==> inputs of run a <==
==> flow/design.v <==
`timescale 1ns/10ps
module circ(clk, reset, pushin, Xin, Rin, pushout, Yout);
input clk,reset,pushin;
input [23:0] Xin,Rin;
output pushout;
output [23:0] Yout;
reg [23:0] Xl,Rl;
reg V1;
reg [47:0] X2,R2,diff,Diff;
reg V2;
reg V3;
reg [24:0] res;
reg [26:0] rv;
always @(posedge(clk) or posedge(reset)) begin
  if(reset) begin
    V1<=0;
    Xl<=0;
    Rl<=0;
  end else begin
    V1<= pushin;
    Xl<= Xin;
    Rl<= Rin;
  end
end
always @(posedge(clk) or posedge(reset)) begin
  if(reset) begin
    V2 <= 0;
    X2 <= 0;
    R2 <= 0;
  end else begin
    V2 <= V1;
    X2 <= Xl*Xl;
    R2 <= Rl*Rl;
  end
end
always @(posedge(clk) or posedge(reset)) begin
 if(reset) begin
  V3 <= 0;
  Diff <= 0;
 end else begin
  V3 <= V2;
  Diff <= R2-X2;
 end
end
integer ix;
always @(*) begin
 res=0;
 rv=0;
 diff=Diff;
 for(ix=0; ix < 24; ix=ix+1) begin 
   rv = { rv[24:0], diff[47:46] };
   diff={ diff[45:0],2'b0};
   if( { 1'b0,res[23:0],2'b1 } <= rv ) begin
     rv=rv - { 1'b0,res[23:0],2'b1 };
     res = { res[23:0],1'b1 };
   end else res= { res[23:0],1'b0 };
 end
end
assign pushout=V3;
assign Yout = res[23:0];
endmodule
==> flow/run.sh <==
#!/bin/bash
# the make line also repeats each setting of config.mk as NAME=value (left out here)
make -C /OpenROAD-flow-scripts/flow DESIGN_CONFIG=/design/flow/config.mk WORK_HOME=/design/flow/orfs CLKGATE_MAP_FILE= finish
==> flow/config.mk <==
export PLATFORM = sky130hd
export DESIGN_NAME = circ
export DESIGN_NICKNAME = circ
export VERILOG_FILES = /design/flow/design.v
export SDC_FILE = /design/flow/constraint.sdc
export NUM_CORES = 4
export LEC_CHECK = 0
export ABC_AREA = 1
export CAP_MARGIN = 20
export CORE_MARGIN = 2
export CORE_UTILIZATION = 72
export CTS_CLUSTER_DIAMETER = 192
export CTS_CLUSTER_SIZE = 100
export SLEW_MARGIN = 20
export TNS_END_PERCENT = 15
==> flow/constraint.sdc <==
create_clock -name core_clock -period 71.4 [get_ports {clk}]
set_input_delay 14.2800 -clock core_clock [delete_from_list [all_inputs] [get_ports {clk}]]
set_output_delay 14.2800 -clock core_clock [all_outputs]
set_load 0.01 [all_outputs]
==> run b: changes against run a <==
--- a/flow/config.mk
+++ b/flow/config.mk
@@ -8,8 +8,5 @@
 export ABC_AREA = 1
 export CAP_MARGIN = 20
 export CORE_MARGIN = 2
-export CORE_UTILIZATION = 72
-export CTS_CLUSTER_DIAMETER = 192
-export CTS_CLUSTER_SIZE = 100
+export CORE_UTILIZATION = 62
 export SLEW_MARGIN = 20
-export TNS_END_PERCENT = 15
==> flow/constraint.sdc (replaced) <==
create_clock -name core_clock -period 88.9 [get_ports {clk}]
set_input_delay 17.7800 -clock core_clock [delete_from_list [all_inputs] [get_ports {clk}]]
set_output_delay 17.7800 -clock core_clock [all_outputs]
set_load 0.01 [all_outputs]
==> run c: changes against run a <==
--- a/flow/config.mk
+++ b/flow/config.mk
@@ -8,8 +8,6 @@
 export ABC_AREA = 1
 export CAP_MARGIN = 20
 export CORE_MARGIN = 2
-export CORE_UTILIZATION = 72
-export CTS_CLUSTER_DIAMETER = 192
-export CTS_CLUSTER_SIZE = 100
+export CORE_UTILIZATION = 65
+export CTS_CLUSTER_DIAMETER = 379
 export SLEW_MARGIN = 20
-export TNS_END_PERCENT = 15
==> flow/constraint.sdc (replaced) <==
create_clock -name core_clock -period 53.8 [get_ports {clk}]
set_input_delay 10.7600 -clock core_clock [delete_from_list [all_inputs] [get_ports {clk}]]
set_output_delay 10.7600 -clock core_clock [all_outputs]
set_load 0.01 [all_outputs]
==> out/summary.log <==
[placement] HPWL after detailed placement 214000 um
[placement] area of placed instances 76800 um^2
[floorplanning] floorplan die height 351 um
[status] result of the run complete, no violations
[floorplanning] floorplan utilization 0.624
[floorplanning] core area 120000 um^2
[floorplanning] DIE AREA 123000 um^2
The numbers above come from run b.

==> out/summary.log <==
[floorplanning] floorplan die height 343 um
[placement] HPWL after detailed placement 205000 um
[floorplanning] core area 114000 um^2
[status] result of the run complete, no violations
[placement] area of placed instances 78200 um^2
[floorplanning] floorplan utilization 0.654
[critical_path] worst path bufs/invs 52
[floorplanning] DIE AREA 118000 um^2
[logic_synthesis] Adder Area Share 0.382
The numbers above come from run c.

==> out/summary.log <==
[status] step where the flow halted global routing (5_1_grt)
[placement] area of placed instances 76500 um^2
[floorplanning] core area 103000 um^2
[status] result of the run aborted with a tool error
[floorplanning] DIE AREA 106000 um^2
[floorplanning] floorplan die height 326 um
[floorplanning] floorplan utilization 0.723
[clock_tree] total of cells resized after clock tree synthesis 6
The numbers above come from run a.

